==> flow/design.v (excerpt) <==
module alu_top(CLK, OP1, OP2, OPRN, OUT, ZERO);
	input CLK;
	input [31:0] OP1;
	input [31:0] OP2;
	input [5:0] OPRN;
	output [31:0] OUT;
	output ZERO;
	reg [31:0] op1_q, op2_q;
	reg [5:0] oprn_q;
	reg [31:0] out_q;
	reg zero_q;
	wire [31:0] alu_out;
	wire alu_zero;
	ALU alu_inst(alu_out, alu_zero, op1_q, op2_q, oprn_q);
	always @(posedge CLK) begin
		op1_q <= OP1;
		op2_q <= OP2;
		oprn_q <= OPRN;
		out_q <= alu_out;
		zero_q <= alu_zero;
	end
	assign OUT = out_q;
	assign ZERO = zero_q;
endmodule
For scale: ~100 flip-flops, about 100 I/O pins, roughly 24000 um^2 of cells after synthesis.
Settings: LEC_CHECK=0, ABC_AREA=1, CAP_MARGIN=0, CORE_MARGIN=2, CORE_UTILIZATION=71, CTS_CLUSTER_DIAMETER=250, CTS_CLUSTER_SIZE=89, GPL_TIMING_DRIVEN=1, MIN_ROUTING_LAYER=met1, SETUP_SLACK_MARGIN=-1.78, SLEW_MARGIN=10, TNS_END_PERCENT=5; clock period 24.6 ns.
run.sh (not shown) runs the stock make flow with config.mk's settings and CLKGATE_MAP_FILE=.
The baseline did not get past global routing with GRT-0116.
Change:
- ABC_AREA: 1 -> default
- CAP_MARGIN: 0 -> 20
- CORE_UTILIZATION: 71 -> 61
- CTS_CLUSTER_DIAMETER: 250 -> default
- CTS_CLUSTER_SIZE: 89 -> default
- GPL_TIMING_DRIVEN: 1 -> default
- MIN_ROUTING_LAYER: met1 -> default
- SETUP_SLACK_MARGIN: -1.78 -> default
- SLEW_MARGIN: 10 -> 20
- clock period: 24.6 -> 8.7 ns (I/O delays scaled with it)
Now the flow reached the layout checks and failed them: setup timing.
Area after synthesis went down by 2.6%.
Die area went up by 13%.
Synthesized cell count went down by 19%.
Change:
- MAX_ROUTING_LAYER: default -> met4
- SETUP_SLACK_MARGIN: default -> 1.47
- TNS_END_PERCENT: 5 -> default
- clock period: 8.7 -> 10.1 ns (I/O delays scaled with it)
Outcome:
- The new run completed, yet does not pass: setup timing
- via count fell by a little under a tenth
- design area rose by a few percent
- count of clock-buffer cells in the layout does not change
Change:
- CORE_UTILIZATION: 61 -> 65
- MAX_ROUTING_LAYER: met4 -> default
- SETUP_SLACK_MARGIN: 1.47 -> -2.0
- clock period: 10.1 -> 28.0 ns (I/O delays scaled with it)
This time the run failed in global routing, error GRT-0232.
Synthesized area does not change.
Synthesized cell count stays the same.
Die size is lower by a few percent.

---

alu_top again, from the RTL that the note above started with.
Settings: LEC_CHECK=0, CAP_MARGIN=20, CORE_MARGIN=2, CORE_UTILIZATION=71, PLACE_DENSITY_LB_ADDON=0.02, SETUP_SLACK_MARGIN=4.5, SLEW_MARGIN=20; clock period 31.9 ns.
The first run stopped in global routing.
Change:
- CORE_UTILIZATION: 71 -> 57
- PLACE_DENSITY_LB_ADDON: 0.02 -> unset
- SETUP_SLACK_MARGIN: 4.5 -> unset
- clock period: 31.9 -> 10.1 ns (I/O delays scaled with it)
The changed run finished but fails on setup timing.
Area after synthesis is unchanged.
Die area came out higher by a quarter to a third.
Synthesized cell count stays the same.
Change:
- CORE_UTILIZATION: 57 -> 65
- SETUP_SLACK_MARGIN: unset -> -2.0
- clock period: 10.1 -> 28.2 ns (I/O delays scaled with it)
What happened: The new run finished but failed the layout checks on setup timing; routed wire length falls by about a fifth; clock-buffer cell count stays the same; via count goes down by roughly a tenth; clock skew goes down by 0.0062 ns.

---

== lane 1 ==
Starting RTL as in the previous note.
export LEC_CHECK = 0
export ABC_AREA = 1
export CAP_MARGIN = 20
export CORE_MARGIN = 2
export CORE_UTILIZATION = 64
export CTS_CLUSTER_SIZE = 100
export PLACE_DENSITY = 0.36
export SLEW_MARGIN = 20
create_clock -name core_clock -period 22.8 [get_ports {CLK}]
Lane 1 finished all stages; however, its layout fails the closing checks, the failures being setup timing.
Changes in lane 2 relative to lane 1:
# lane 1
export LEC_CHECK = 0
export ABC_AREA = 1
export CAP_MARGIN = 20
export CORE_MARGIN = 2
export CORE_UTILIZATION = 64
export CTS_CLUSTER_SIZE = 100
export PLACE_DENSITY = 0.36
export SLEW_MARGIN = 20
create_clock -name core_clock -period 22.8 [get_ports {CLK}]
# lane 2
export LEC_CHECK = 0
export CAP_MARGIN = 20
export CORE_MARGIN = 2
export CORE_UTILIZATION = 58
export SLEW_MARGIN = 20
create_clock -name core_clock -period 24.2 [get_ports {CLK}]
Findings:
- Final checks on lane 2, whose flow otherwise completed, came back failing, citing setup timing.
- Lane 2 can be clocked slower than lane 1.
- Against lane 1, lane 2 reports a met1 global-route usage that is higher.
- When lane 2 is set beside lane 1, its average wire length per cell after detail routing turns out to be about 44% larger.
Inputs modified between lane 2 and lane 3:
# lane 2
export LEC_CHECK = 0
export CAP_MARGIN = 20
export CORE_MARGIN = 2
export CORE_UTILIZATION = 58
export SLEW_MARGIN = 20
create_clock -name core_clock -period 24.2 [get_ports {CLK}]
# lane 3
export LEC_CHECK = 0
export CAP_MARGIN = 20
export CORE_MARGIN = 2
export CORE_UTILIZATION = 65
export SLEW_MARGIN = 20
create_clock -name core_clock -period 24.1 [get_ports {CLK}]
Notes after the runs:
Lane 3 failed in global routing (5_1_grt) with GRT-0232.
Diff lane 2 -> lane 3 | final RePlAce weighted congestion | increase of 0.039
Going from lane 2 to lane 3, the starting density of the core was found to have gone up by 7.0 points.
Relative to lane 2, the post-placement cell count measured on lane 3 has decreased by a few percent.
Row count: lane 3 vs lane 2 down 4
Sort lane 2 and lane 3 by HPWL after detailed placement, descending, and lane 3 comes first.
